// cordic_sincos
module cordic_sincos(
	input clk,
	input rst,
	input start,
	input [15:0] z0,
	output ready,
	output reg done,
	output [15:0] x,
	output [15:0] y
	);
For scale: about 900 cells after synthesis, roughly 68 flip-flops, roughly 53 I/O pins, roughly 6500 sq um of cells after synthesis.
Settings: LEC_CHECK=0, ABC_AREA=1, CAP_MARGIN=20, CORE_MARGIN=2, CORE_UTILIZATION=72, CTS_CLUSTER_DIAMETER=216, CTS_CLUSTER_SIZE=97, PLACE_DENSITY=0.39, SLEW_MARGIN=20; clock period 3.65 ns.
run.sh (not shown) runs the stock make flow with config.mk's settings and CLKGATE_MAP_FILE=.
Change:
--- a/flow/config.mk
+++ b/flow/config.mk
@@ -8 +7,0 @@
-export ABC_AREA = 1
@@ -11,4 +10 @@
-export CORE_UTILIZATION = 72
-export CTS_CLUSTER_DIAMETER = 216
-export CTS_CLUSTER_SIZE = 97
-export PLACE_DENSITY = 0.39
+export CORE_UTILIZATION = 19
==> flow/constraint.sdc (replaced) <==
create_clock -name core_clock -period 4.75 [get_ports {clk}]
set_input_delay 0.9500 -clock core_clock [delete_from_list [all_inputs] [get_ports {clk}]]
set_output_delay 0.9500 -clock core_clock [all_outputs]
set_load 0.01 [all_outputs]
Sequential share of layout area went down by 0.62 points; design area went up by a few percent; flip-flop count stays the same; non-clock buffer count went up by 2; register-to-register slack is better by 120 ps; total power went down by a little under a tenth.
Change:
--- a/flow/config.mk
+++ b/flow/config.mk
@@ -7,0 +8 @@
+export ABC_AREA = 1
@@ -10 +11,2 @@
-export CORE_UTILIZATION = 19
+export CORE_UTILIZATION = 65
+export CTS_CLUSTER_SIZE = 72
==> flow/constraint.sdc (replaced) <==
create_clock -name core_clock -period 3.44 [get_ports {clk}]
set_input_delay 0.6880 -clock core_clock [delete_from_list [all_inputs] [get_ports {clk}]]
set_output_delay 0.6880 -clock core_clock [all_outputs]
set_load 0.01 [all_outputs]
Result: The changed run produced a clean layout. Design area decreases by 1.6%. Core utilization increases by 53 points. Critical path depth increases by 8. Total power increases by 18%. Sequential power increases by about 20%.
Change:
--- a/flow/config.mk
+++ b/flow/config.mk
@@ -8 +7,0 @@
-export ABC_AREA = 1
@@ -11,2 +10 @@
-export CORE_UTILIZATION = 65
-export CTS_CLUSTER_SIZE = 72
+export CORE_UTILIZATION = 64
==> flow/constraint.sdc (replaced) <==
create_clock -name core_clock -period 3.65 [get_ports {clk}]
set_input_delay 0.7300 -clock core_clock [delete_from_list [all_inputs] [get_ports {clk}]]
set_output_delay 0.7300 -clock core_clock [all_outputs]
set_load 0.01 [all_outputs]
After rerunning:
- The changed run reached the layout checks and failed them: negative setup slack
- worst hold slack improved by 92 ps
- synthesized cell count goes down by 23%
- final cell count is lower by 8.8%
- clock-buffer cell count stays the same
- sequential power increases by about 4%
- wire length went up by 13%
- area after synthesis is lower by 3.0%
Change:
--- a/flow/config.mk
+++ b/flow/config.mk
@@ -10 +10 @@
-export CORE_UTILIZATION = 64
+export CORE_UTILIZATION = 40
==> flow/constraint.sdc (replaced) <==
create_clock -name core_clock -period 4.75 [get_ports {clk}]
set_input_delay 0.9500 -clock core_clock [delete_from_list [all_inputs] [get_ports {clk}]]
set_output_delay 0.9500 -clock core_clock [all_outputs]
set_load 0.01 [all_outputs]
Result: This time the run completed without violations; synthesized area does not change; via count went down by about a fifth; total power goes down by well over a third; non-clock buffer count went down by 115.
Change:
--- a/flow/config.mk
+++ b/flow/config.mk
@@ -10 +10,2 @@
-export CORE_UTILIZATION = 40
+export CORE_UTILIZATION = 68
+export SETUP_SLACK_MARGIN = -0.24
==> flow/constraint.sdc (replaced) <==
create_clock -name core_clock -period 3.98 [get_ports {clk}]
set_input_delay 0.7960 -clock core_clock [delete_from_list [all_inputs] [get_ports {clk}]]
set_output_delay 0.7960 -clock core_clock [all_outputs]
set_load 0.01 [all_outputs]
Result:
- The new run finished with negative setup slack left
- clock power falls by 8.4%
- area after synthesis does not change
- total power rises by 30%
- hold slack improved by 41 ps
- final area rises by 7.4%
- via count rises by 13%
- synthesized cell count stays the same
- utilization rises by 38 points

---

T:
Starting RTL as in the previous note.
Settings: LEC_CHECK=0, CAP_MARGIN=20, CORE_MARGIN=2, CORE_UTILIZATION=72, CTS_CLUSTER_SIZE=97, SETUP_SLACK_MARGIN=-0.33, SLEW_MARGIN=20, TNS_END_PERCENT=10; clock period 3.65 ns.
Although it ran to completion, T produced a layout that fails the final checks because of negative setup slack.
Modified inputs, P compared to T
Settings: CTS_CLUSTER_DIAMETER: unset -> 348; SETUP_SLACK_MARGIN: -0.33 -> 1.45; CORE_ASPECT_RATIO: unset -> 0.5; TNS_END_PERCENT: 10 -> unset; the clock period (ns, I/O delays scaled along): 3.65 -> 4.97.
Notes after the runs:
Of T and P, just one finished clean: P. The layout from T, despite a flow that completed every stage, fails the layout checks, with the failing checks listed as negative setup slack. Peak fanout along the critical path: T and P compared, higher one is P. Diff T -> P: flip-flop count level; non-clock buffer contribution to total cell area moved down; number of detailed-routing iterations run before antenna repair shows an increase of 1. P vs T — full die area climbed slightly. Taking T as the reference, in P count of filler cells inserted in the layout picked up an extra 85, final period utilization shows a reduction of 35 points, number of non-clock buffers in the layout went down by 44%, cell count shows a reduction of 75.

---

Starting RTL as in the previous note.
export LEC_CHECK = 0
export ABC_AREA = 1
export CAP_MARGIN = 20
export CORE_MARGIN = 2
export CORE_UTILIZATION = 72
export CTS_CLUSTER_DIAMETER = 168
export CTS_CLUSTER_SIZE = 97
export PLACE_DENSITY = 0.39
export SLEW_MARGIN = 20
export TNS_END_PERCENT = 5
create_clock -name core_clock -period 2.64 [get_ports {clk}]
The starting point ended with an error in clock tree synthesis on DPL-0033.
Next try:
- CORE_UTILIZATION: 72 -> 66
- CTS_CLUSTER_DIAMETER: 168 -> unset
- CTS_CLUSTER_SIZE: 97 -> unset
- PLACE_DENSITY: 0.39 -> unset
- TNS_END_PERCENT: 5 -> unset
- clock period: 2.64 -> 5.11 ns (I/O delays scaled with it)
Result: With this change the flow completed with no timing, DRC or antenna violations. Synthesized cell count stays the same. Die area came out higher by 8.7%. Area after synthesis is unchanged.
Next try:
- ABC_AREA: 1 -> unset
- CORE_UTILIZATION: 66 -> 40
- clock period: 5.11 -> 5.0 ns (I/O delays scaled with it)
The new run finished with timing, DRC and antenna clean.
Flip-flop count stays the same.
Via count falls by 14%.
Count of clock-buffer cells in the layout is unchanged.
Next try:
- ABC_AREA: unset -> 1
- CORE_ASPECT_RATIO: unset -> 0.5
- CORE_UTILIZATION: 40 -> 47
- CTS_CLUSTER_DIAMETER: unset -> 209
- CTS_CLUSTER_SIZE: unset -> 99
- HOLD_SLACK_MARGIN: unset -> 0.3
- PLACE_DENSITY: unset -> 0.48
- TNS_END_PERCENT: unset -> 15
Result: The changed run completed with no timing, DRC or antenna violations. Sequential power falls by 16%. Sequential cell count stays the same. Final cell count is higher by 17%. Final area barely changes. Total power is lower by 17%. Non-clock buffer count came out lower by 12. Combinational power goes down by 21%. Worst hold slack loses 26 ps. Clock skew goes up by 4.7 ps. Global-route usage increases by 3.9 points. Worst setup slack improves by 830 ps.

---

== try-maple ==
Starting RTL as in the previous note.
clock: 3.63 ns
lec_check: 0
abc_area: 0
cap_margin: 20
cell_pad_in_sites_detail_placement: 2
cell_pad_in_sites_global_placement: 0
core_aspect_ratio: 1.51
core_margin: 2
core_utilization: 16
cts_cluster_diameter: 293
cts_cluster_size: 17
gpl_routability_driven: 0
gpl_timing_driven: 0
max_routing_layer: met4
min_routing_layer: met2
place_density_lb_addon: 0.19
setup_slack_margin: 1.0
slew_margin: 10
tns_end_percent: 95
try-maple finished all stages; however, its layout fails the closing checks, the failures being negative setup slack.
Input changes introduced in try-harbor (baseline for comparison: try-maple):
==> flow/config.mk <==
export PLATFORM = sky130hd
export DESIGN_NAME = cordic_sincos
export DESIGN_NICKNAME = cordic_sincos
export VERILOG_FILES = /design/flow/design.v
export SDC_FILE = /design/flow/constraint.sdc
export NUM_CORES = 4
export LEC_CHECK = 0
export ABC_AREA = 0
export CAP_MARGIN = 35
export CELL_PAD_IN_SITES_GLOBAL_PLACEMENT = 0
export CORE_ASPECT_RATIO = 0.92
export CORE_MARGIN = 2
export CORE_UTILIZATION = 16
export CTS_CLUSTER_DIAMETER = 28
export GPL_TIMING_DRIVEN = 1
export MIN_ROUTING_LAYER = met2
export PLACE_DENSITY_LB_ADDON = 0.19
export SETUP_SLACK_MARGIN = 0.45
export SLEW_MARGIN = 20
export TNS_END_PERCENT = 95
==> flow/constraint.sdc <==
create_clock -name core_clock -period 4.9 [get_ports {clk}]
set_input_delay 0.9800 -clock core_clock [delete_from_list [all_inputs] [get_ports {clk}]]
set_output_delay 0.9800 -clock core_clock [all_outputs]
set_load 0.01 [all_outputs]
Notes after the runs:
The layout from try-maple, despite a flow that completed every stage, fails the layout checks, with the failing checks listed as negative setup slack. The layout from try-harbor, despite a flow that completed every stage, fails the layout checks, with the failing checks listed as design-rule violations. Going from try-maple to try-harbor, global-route met2 utilization saw a decrease, overall routing resource usage saw a decrease, routed length on met3 saw a decrease, fraction of area in non-clock buffers saw a decrease. Going from try-maple to try-harbor, the detail-routed via count per cell was found to have gone down by 0.19. Compared to try-maple, try-harbor has DRC violation total after the first TritonRoute iteration 426 lower. Final critical-path share of the clock period (try-harbor over try-maple): decrease, 46 points. try-harbor vs try-maple: minimum clock period down.
The inputs of try-violet differ from those of try-harbor as listed below.
-- flow/config.mk --
<<< try-harbor, line 8
export ABC_AREA = 0
>>> try-violet, line 8
export ABC_AREA = 1
<<< try-harbor, line 11
export CORE_ASPECT_RATIO = 0.92
>>> try-violet, line 11
export CORE_ASPECT_RATIO = 1.43
<<< try-harbor, line 14
export CTS_CLUSTER_DIAMETER = 28
>>> try-violet, line 14
export CTS_CLUSTER_DIAMETER = 217
export CTS_CLUSTER_SIZE = 13
<<< try-harbor, line 16
export MIN_ROUTING_LAYER = met2
>>> try-violet, line 17
export MAX_ROUTING_LAYER = met4
export MIN_ROUTING_LAYER = met1
<<< try-harbor, line 18
export SETUP_SLACK_MARGIN = 0.45
>>> try-violet, line 20
export SETUP_SLACK_MARGIN = 0.56
==> flow/constraint.sdc <==
create_clock -name core_clock -period 3.16 [get_ports {clk}]
set_input_delay 0.6320 -clock core_clock [delete_from_list [all_inputs] [get_ports {clk}]]
set_output_delay 0.6320 -clock core_clock [all_outputs]
set_load 0.01 [all_outputs]
try-violet: complete, dirty (negative setup slack)
A busiest metal layer after global routing of met3 is what try-harbor shows, while met2 belongs to try-violet.
try-harbor → try-violet: final setup violation count now sits higher, iteration count of the initial detailed-routing pass now sits lower, post-synthesis instance area now sits higher, number of CTS-inserted buffers now sits at about the same level, compound-cell area share of the yosys netlist now sits lower.
Delta (try-violet minus try-harbor): power higher, maximum frequency from static timing analysis went up 26%.
When the final numbers for try-violet and try-harbor were put side by side, the global-route wire length before repair turned out to be greater in try-violet.
Non-clock buffer area fraction after layout up 12 points in try-violet wrt try-harbor
Modified inputs, try-amber compared to try-violet
-- flow/config.mk --
<<< try-violet, line 9
export CAP_MARGIN = 35
export CELL_PAD_IN_SITES_GLOBAL_PLACEMENT = 0
export CORE_ASPECT_RATIO = 1.43
>>> try-amber, line 9
export CAP_MARGIN = 15
export CELL_PAD_IN_SITES_DETAIL_PLACEMENT = 2
export CELL_PAD_IN_SITES_GLOBAL_PLACEMENT = 1
export CORE_ASPECT_RATIO = 0.92
<<< try-violet, line 14
export CTS_CLUSTER_DIAMETER = 217
export CTS_CLUSTER_SIZE = 13
>>> try-amber, line 15
export CTS_CLUSTER_DIAMETER = 293
<<< try-violet, line 20
export SETUP_SLACK_MARGIN = 0.56
>>> try-amber, line 20
==> flow/constraint.sdc <==
create_clock -name core_clock -period 3.63 [get_ports {clk}]
set_input_delay 0.7260 -clock core_clock [delete_from_list [all_inputs] [get_ports {clk}]]
set_output_delay 0.7260 -clock core_clock [all_outputs]
set_load 0.01 [all_outputs]
[summary]
- try-amber went all the way through the flow, and no timing, DRC or antenna check failed.
- Diff try-violet -> try-amber: placer's final routability congestion estimate shrank by about 12%, post-layout worst setup margin went up.
- Worst hold slack across all endpoints was higher in try-amber than in try-violet.
- Relative to try-violet, the combinational power measured on try-amber has decreased by more than a quarter.
- From try-violet to try-amber the numbers moved as follows: overall power after layout lower, clock-buffer cell count shrank by 2, first-pass GRT wire length picked up an extra 1.6 mm.
- Compared with try-violet, in try-amber portion of the clock cycle consumed by the worst path in the final layout has decreased; fraction of met1 tracks used by global routing has increased; internal cell power has decreased.
For try-ember, these inputs were changed with respect to try-amber:
-- flow/config.mk --
<<< try-amber, line 8
export ABC_AREA = 1
export CAP_MARGIN = 15
export CELL_PAD_IN_SITES_DETAIL_PLACEMENT = 2
export CELL_PAD_IN_SITES_GLOBAL_PLACEMENT = 1
>>> try-ember, line 8
export ABC_AREA = 0
export CAP_MARGIN = 35
export CELL_PAD_IN_SITES_GLOBAL_PLACEMENT = 0
<<< try-amber, line 15
export CTS_CLUSTER_DIAMETER = 293
>>> try-ember, line 14
export CTS_CLUSTER_DIAMETER = 217
<<< try-amber, line 20
>>> try-ember, line 19
export SETUP_SLACK_MARGIN = 0.45
==> flow/constraint.sdc <==
create_clock -name core_clock -period 3.16 [get_ports {clk}]
set_input_delay 0.6320 -clock core_clock [delete_from_list [all_inputs] [get_ports {clk}]]
set_output_delay 0.6320 -clock core_clock [all_outputs]
set_load 0.01 [all_outputs]
[flow] try-ember | stages: complete | final checks: fail | reason: negative setup slack
try-ember vs try-amber: non-clock buffer share of cell area up
try-ember vs try-amber — number of instances in the synthesized netlist dropped about 23%.
Relative to try-amber, part of the total power dissipated in the clock network has decreased by 4.9 points in try-ember.
The standard cells in try-ember occupy more silicon area than those in try-amber do.
Compared try-ember vs try-amber, and area share of fa/ha/maj cells after synthesis is up in try-ember.
sky130_fd_sc_hd__mux4_2 as the cell with the biggest individual delay on the critical path was reported by try-ember, and sky130_fd_sc_hd__dfxtp_4 by try-amber.
As of try-ember, die height had fallen slightly compared to try-amber.
try-amber and try-ember ended up with roughly the same initial core utilization.
Area added between synthesis and finish in try-ember is 23 points higher than in try-amber
The lower total nets after synthesis came out of try-ember.

---

Starting RTL as in the previous note.
Design cordic_sincos, start of the top module:
module cordic_sincos(
	input clk,
	input rst,
	input start,
	input [15:0] z0,
	output ready,
	output reg done,
	output [15:0] x,
	output [15:0] y
	);
	reg busy;
	reg [3:0] cnt;
	wire load;
	assign ready = ~busy;
	assign load = rst | (start & ~busy);
	always @(posedge clk)
	begin
		if(rst)
		begin
			busy <= 1'b0;
			cnt <= 4'd0;
			done <= 1'b0;
		end
		else
		begin
			done <= 1'b0;
			if(!busy)
			begin
				cnt <= 4'd0;
				if(start)
					busy <= 1'b1;
			end
			else
			begin
				cnt <= cnt + 4'd1;
				if(cnt == 4'd15)
				begin
					busy <= 1'b0;
					done <= 1'b1;
				end
			end
		end
	end
	datapathnew2 dp(x,y,z0,cnt,load,~busy,clk);
endmodule
==> flow/config.mk <==
export PLATFORM = sky130hd
export DESIGN_NAME = cordic_sincos
export DESIGN_NICKNAME = cordic_sincos
export VERILOG_FILES = /design/flow/design.v
export SDC_FILE = /design/flow/constraint.sdc
export NUM_CORES = 4
export LEC_CHECK = 0
export ABC_AREA = 1
export CAP_MARGIN = 25
export CORE_MARGIN = 10
export CORE_UTILIZATION = 40
export CTS_CLUSTER_DIAMETER = 364
export SLEW_MARGIN = 35
export TNS_END_PERCENT = 85
==> flow/constraint.sdc <==
create_clock -name core_clock -period 2.91 [get_ports {clk}]
set_input_delay 0.5820 -clock core_clock [delete_from_list [all_inputs] [get_ports {clk}]]
set_output_delay 0.5820 -clock core_clock [all_outputs]
set_load 0.01 [all_outputs]
The starting point produced a layout that fails on negative setup slack.
Edit:
--- a/flow/config.mk
+++ b/flow/config.mk
@@ -6,9 +6,13 @@
 export NUM_CORES = 4
 export LEC_CHECK = 0
-export ABC_AREA = 1
-export CAP_MARGIN = 25
+export ABC_AREA = 0
+export CAP_MARGIN = 20
+export CELL_PAD_IN_SITES_DETAIL_PLACEMENT = 0
 export CORE_MARGIN = 10
-export CORE_UTILIZATION = 40
+export CORE_UTILIZATION = 47
 export CTS_CLUSTER_DIAMETER = 364
-export SLEW_MARGIN = 35
+export CTS_CLUSTER_SIZE = 100
+export GPL_ROUTABILITY_DRIVEN = 0
+export PLACE_DENSITY_LB_ADDON = 0.14
+export SLEW_MARGIN = 15
 export TNS_END_PERCENT = 85
The new run completed, yet does not pass: negative setup slack.
Wire length rose by 1.9%.
Total power goes up by 31%.
Final area rises by 1.7%.
Via count is lower by about 8%.
Combinational power went up by about 43%.
Cell count decreases by 17%.
Sequential power climbs by 15%.
Worst setup slack got worse by 0.78 ns.
Non-clock buffer count increases by 20.
Edit:
==> flow/config.mk (replaced) <==
export PLATFORM = sky130hd
export DESIGN_NAME = cordic_sincos
export DESIGN_NICKNAME = cordic_sincos
export VERILOG_FILES = /design/flow/design.v
export SDC_FILE = /design/flow/constraint.sdc
export NUM_CORES = 4
export LEC_CHECK = 0
export CAP_MARGIN = 20
export CORE_MARGIN = 2
export CORE_UTILIZATION = 72
export PLACE_DENSITY_LB_ADDON = 0.25
export SLEW_MARGIN = 20
==> flow/constraint.sdc (replaced) <==
create_clock -name core_clock -period 4.15 [get_ports {clk}]
set_input_delay 0.8300 -clock core_clock [delete_from_list [all_inputs] [get_ports {clk}]]
set_output_delay 0.8300 -clock core_clock [all_outputs]
set_load 0.01 [all_outputs]
Outcome:
- The new run finished but fails on negative setup slack
- first-iteration DRC count is higher by about 40%
- power went down by 44%
- via count falls by about 5.6%
- sequential power is lower by 27%
- die size decreases by about 50%
- design area falls by 17%
- non-clock buffer count came out lower by 136
- setup slack improved by 1.0 ns
- clock power shrinks by 52%
- count of clock-buffer cells in the layout grows by 1
Power and IR drop assume default switching activity.
